// sdram_logger
module sdram_logger (
    input         clk,           
    input         rst_n,         
    input  [23:0] timestamp,     
    input  [79:0] geig_data,     
    input  [79:0] mag_data,      
    input         next_byte,     
    input  [15:0] sdram_dq_in,   
    output [15:0] sdram_dq_out,  
    output        sdram_dq_oe,   
    output [12:0] sdram_a,
    output [1:0]  sdram_ba,
    output        sdram_clk_en,
    output        sdram_cke,
    output        sdram_cs,
    output        sdram_ras,
    output        sdram_cas,
    output        sdram_we,
    output        sdram_dqml,
    output        sdram_dqmu,
    output [7:0]  byte_out       
);
export LEC_CHECK = 0
export ABC_AREA = 1
export CAP_MARGIN = 0
export CELL_PAD_IN_SITES_DETAIL_PLACEMENT = 1
export CELL_PAD_IN_SITES_GLOBAL_PLACEMENT = 0
export CORE_ASPECT_RATIO = 1.21
export CORE_MARGIN = 5
export CORE_UTILIZATION = 40
export CTS_CLUSTER_SIZE = 87
export GPL_ROUTABILITY_DRIVEN = 1
export MAX_ROUTING_LAYER = met4
export MIN_ROUTING_LAYER = met1
export PLACE_DENSITY_LB_ADDON = 0.15
export SETUP_SLACK_MARGIN = 1.56
export SLEW_MARGIN = 10
export TNS_END_PERCENT = 5
create_clock -name core_clock -period 7.76 [get_ports {clk}]
run.sh (not shown) runs the stock make flow with config.mk's settings and CLKGATE_MAP_FILE=.
Next try:
ABC_AREA = 0   (was 1)
CAP_MARGIN = 20   (was 0)
CELL_PAD_IN_SITES_DETAIL_PLACEMENT = 0   (was 1)
CORE_ASPECT_RATIO = 0.92   (was 1.21)
CORE_MARGIN = 2   (was 5)
CORE_UTILIZATION = 69   (was 40)
CTS_CLUSTER_SIZE = 37   (was 87)
GPL_ROUTABILITY_DRIVEN = 0   (was 1)
MAX_ROUTING_LAYER = met5   (was met4)
MIN_ROUTING_LAYER = not set   (was met1)
PLACE_DENSITY = 0.66   (was not set)
PLACE_DENSITY_LB_ADDON = not set   (was 0.15)
SLEW_MARGIN = 20   (was 10)
TNS_END_PERCENT = not set   (was 5)
- With this change the flow completed and failed the layout checks on negative setup slack
- routed wire length goes down by 2.6%
- worst setup slack degrades by 0.57 ns
- synthesized area increases by 1.0%
- cell area goes up by 2.8%
Next try:
ABC_AREA = 1   (was 0)
CAP_MARGIN = 0   (was 20)
CELL_PAD_IN_SITES_DETAIL_PLACEMENT = 1   (was 0)
CORE_ASPECT_RATIO = 1.59   (was 0.92)
CORE_MARGIN = 5   (was 2)
CORE_UTILIZATION = 40   (was 69)
CTS_CLUSTER_SIZE = 94   (was 37)
GPL_ROUTABILITY_DRIVEN = 1   (was 0)
GPL_TIMING_DRIVEN = 0   (was not set)
MAX_ROUTING_LAYER = met4   (was met5)
MIN_ROUTING_LAYER = met1   (was not set)
PLACE_DENSITY = not set   (was 0.66)
PLACE_DENSITY_LB_ADDON = 0.15   (was not set)
SLEW_MARGIN = 15   (was 20)
TNS_END_PERCENT = 90   (was not set)
What happened: With this change the flow finished with timing, DRC and antenna clean; final area went up by a few percent; synthesized area drops slightly; clock skew barely changes; setup slack gains 0.39 ns.
Next try:
ABC_AREA = 0   (was 1)
CAP_MARGIN = 5   (was 0)
CORE_ASPECT_RATIO = 0.92   (was 1.59)
CTS_CLUSTER_SIZE = 87   (was 94)
GPL_ROUTABILITY_DRIVEN = 0   (was 1)
GPL_TIMING_DRIVEN = not set   (was 0)
MAX_ROUTING_LAYER = met5   (was met4)
MIN_ROUTING_LAYER = met2   (was met1)
PLACE_DENSITY = 0.47   (was not set)
PLACE_DENSITY_LB_ADDON = not set   (was 0.15)
SLEW_MARGIN = 10   (was 15)
TNS_END_PERCENT = 40   (was 90)
- Now the flow produced a layout that fails on negative setup slack
- count of clock-buffer cells in the layout went up by 12
- wire length came out lower by 6.1%
- cell area came out lower by 0.30%
Next try:
CELL_PAD_IN_SITES_DETAIL_PLACEMENT = 0   (was 1)
CORE_MARGIN = 2   (was 5)
CORE_UTILIZATION = 68   (was 40)
GPL_ROUTABILITY_DRIVEN = 1   (was 0)
MIN_ROUTING_LAYER = not set   (was met2)
PLACE_DENSITY = not set   (was 0.47)
SETUP_SLACK_MARGIN = not set   (was 1.56)
SLEW_MARGIN = 20   (was 10)
TNS_END_PERCENT = not set   (was 40)
clock period = 5.9 ns   (was 7.76 ns; I/O delays follow)
After rerunning: The changed run ran to the end with violations: negative setup slack; routed wire length fell by a little under a tenth; clock skew goes down by 0.017 ns; die area drops by well over a third; sequential share of layout area grows by 1.3 points; synthesized area does not change; count of clock-buffer cells in the layout is lower by 32; design area drops by a few percent; combinational power went up by a quarter to a third.
Next try:
CAP_MARGIN = 15   (was 5)
CORE_UTILIZATION = 72   (was 68)
CTS_CLUSTER_SIZE = 37   (was 87)
GPL_ROUTABILITY_DRIVEN = 0   (was 1)
PLACE_DENSITY = 0.66   (was not set)
SETUP_SLACK_MARGIN = -0.01   (was not set)
clock period = 7.76 ns   (was 5.9 ns; I/O delays follow)
The new run finished but fails on negative setup slack.
Die area fell by 5.5%.
Setup slack gets better by 0.49 ns.
Clock power fell by 31%.
Core utilization fell by 0.43 points.
Via count fell by 5.2%.
Non-clock buffer count fell by 210.
Cell count fell by 5.4%.
Hold slack gets worse by 0.0034 ns.

---

== job 101 ==
sdram_logger again, from the RTL that the note above started with.
Settings: LEC_CHECK=0, ABC_AREA=1, CAP_MARGIN=0, CELL_PAD_IN_SITES_DETAIL_PLACEMENT=1, CELL_PAD_IN_SITES_GLOBAL_PLACEMENT=0, CORE_ASPECT_RATIO=1.59, CORE_MARGIN=5, CORE_UTILIZATION=40, CTS_CLUSTER_SIZE=87, GPL_ROUTABILITY_DRIVEN=1, GPL_TIMING_DRIVEN=0, MAX_ROUTING_LAYER=met4, MIN_ROUTING_LAYER=met1, PLACE_DENSITY_LB_ADDON=0.15, SETUP_SLACK_MARGIN=1.56, SLEW_MARGIN=15, TNS_END_PERCENT=5; clock period 7.76 ns.
For job 102, these inputs were changed with respect to job 101:
==> flow/config.mk <==
export PLATFORM = sky130hd
export DESIGN_NAME = sdram_logger
export DESIGN_NICKNAME = sdram_logger
export VERILOG_FILES = /design/flow/design.v
export SDC_FILE = /design/flow/constraint.sdc
export NUM_CORES = 4
export LEC_CHECK = 0
export CAP_MARGIN = 20
export CORE_MARGIN = 2
export CORE_UTILIZATION = 40
export SLEW_MARGIN = 20
==> flow/constraint.sdc <==
create_clock -name core_clock -period 11.7 [get_ports {clk}]
set_input_delay 2.3400 -clock core_clock [delete_from_list [all_inputs] [get_ports {clk}]]
set_output_delay 2.3400 -clock core_clock [all_outputs]
set_load 0.01 [all_outputs]
Results
[job 102] clock skew rose 0.0050 ns relative to job 101. Final-stage net count of job 102 falls short of that of job 101 by more than 10%. The core utilization in job 102 sits 2.1 points below the value recorded for job 101. Compared to job 101, job 102 has cell area after layout 3.3% lower. Run comparison: job 102 largest family of logic cells by area AND-OR/OR-AND gates; job 101 largest family of logic cells by area simple AND/OR/NAND/NOR gates. Compared with job 101, in job 102 count of clock-buffer cells in the layout moved up; number of port buffers has increased. Cmp job 102 vs job 101: via count of the first global-routing pass lower in job 102. For number of buffers added by the clock tree synthesis step, dividing the value from job 101 by the value from job 102 gives 0.896. Job 102 against job 101; synthesized instance count is down by more than 10%. Power dissipated in combinational cells in job 102 is about 50% below job 101.
## Diff of input files: job 103 against job 102
-- flow/config.mk --
<<< job 102, line 11
>>> job 103, line 11
export SETUP_SLACK_MARGIN = 3.61
==> flow/constraint.sdc <==
create_clock -name core_clock -period 13.1 [get_ports {clk}]
set_input_delay 2.6200 -clock core_clock [delete_from_list [all_inputs] [get_ports {clk}]]
set_output_delay 2.6200 -clock core_clock [all_outputs]
set_load 0.01 [all_outputs]
Notes after the runs:
- [compare] base=job 102 new=job 103: pin slew with the least headroom to its limit saw a decrease; largest net degree at the start of global routing saw an increase; number of nets in the layout saw an increase.
- Looking at launching element of the worst setup path, the timestamp[21] result is from job 103; the timestamp[14] one comes from job 102.
Input-level comparison between job 104 and job 103:
-- flow/config.mk --
<<< job 103, line 10
export CORE_UTILIZATION = 40
export SETUP_SLACK_MARGIN = 3.61
>>> job 104, line 10
export CORE_UTILIZATION = 71
export CTS_CLUSTER_SIZE = 36
==> flow/constraint.sdc <==
create_clock -name core_clock -period 10.6 [get_ports {clk}]
set_input_delay 2.1200 -clock core_clock [delete_from_list [all_inputs] [get_ports {clk}]]
set_output_delay 2.1200 -clock core_clock [all_outputs]
set_load 0.01 [all_outputs]
==> results <==
[compare] base=job 103 new=job 104: non-clock buffer area fraction after layout now smaller, post-route core utilization now larger, routed wire length on met2 now larger, count of cell instances traversed by the critical path now larger.
STATUS number of vias in the routed layout: job 104 loses against job 103
In the reports for job 103 and job 104, the smaller worst hold slack belongs to job 104.
Relative to job 103, layout buffer count excluding clock buffers has decreased by 11% in job 104.
~same worst setup skew after layout in job 103 and job 104
Job 103 and job 104 all finish clean.
Of the two values seen for cell with the biggest individual delay on the critical path, or4_1 was produced by job 104 and or4_4 by job 103.
Compared to job 103, job 104 has switching power summed over all nets 0.27 mW higher.
Clock network contribution to total cell area, job 103 and job 104: larger value in job 103
No activity file was given, so power comes from the tool's default toggle rates.
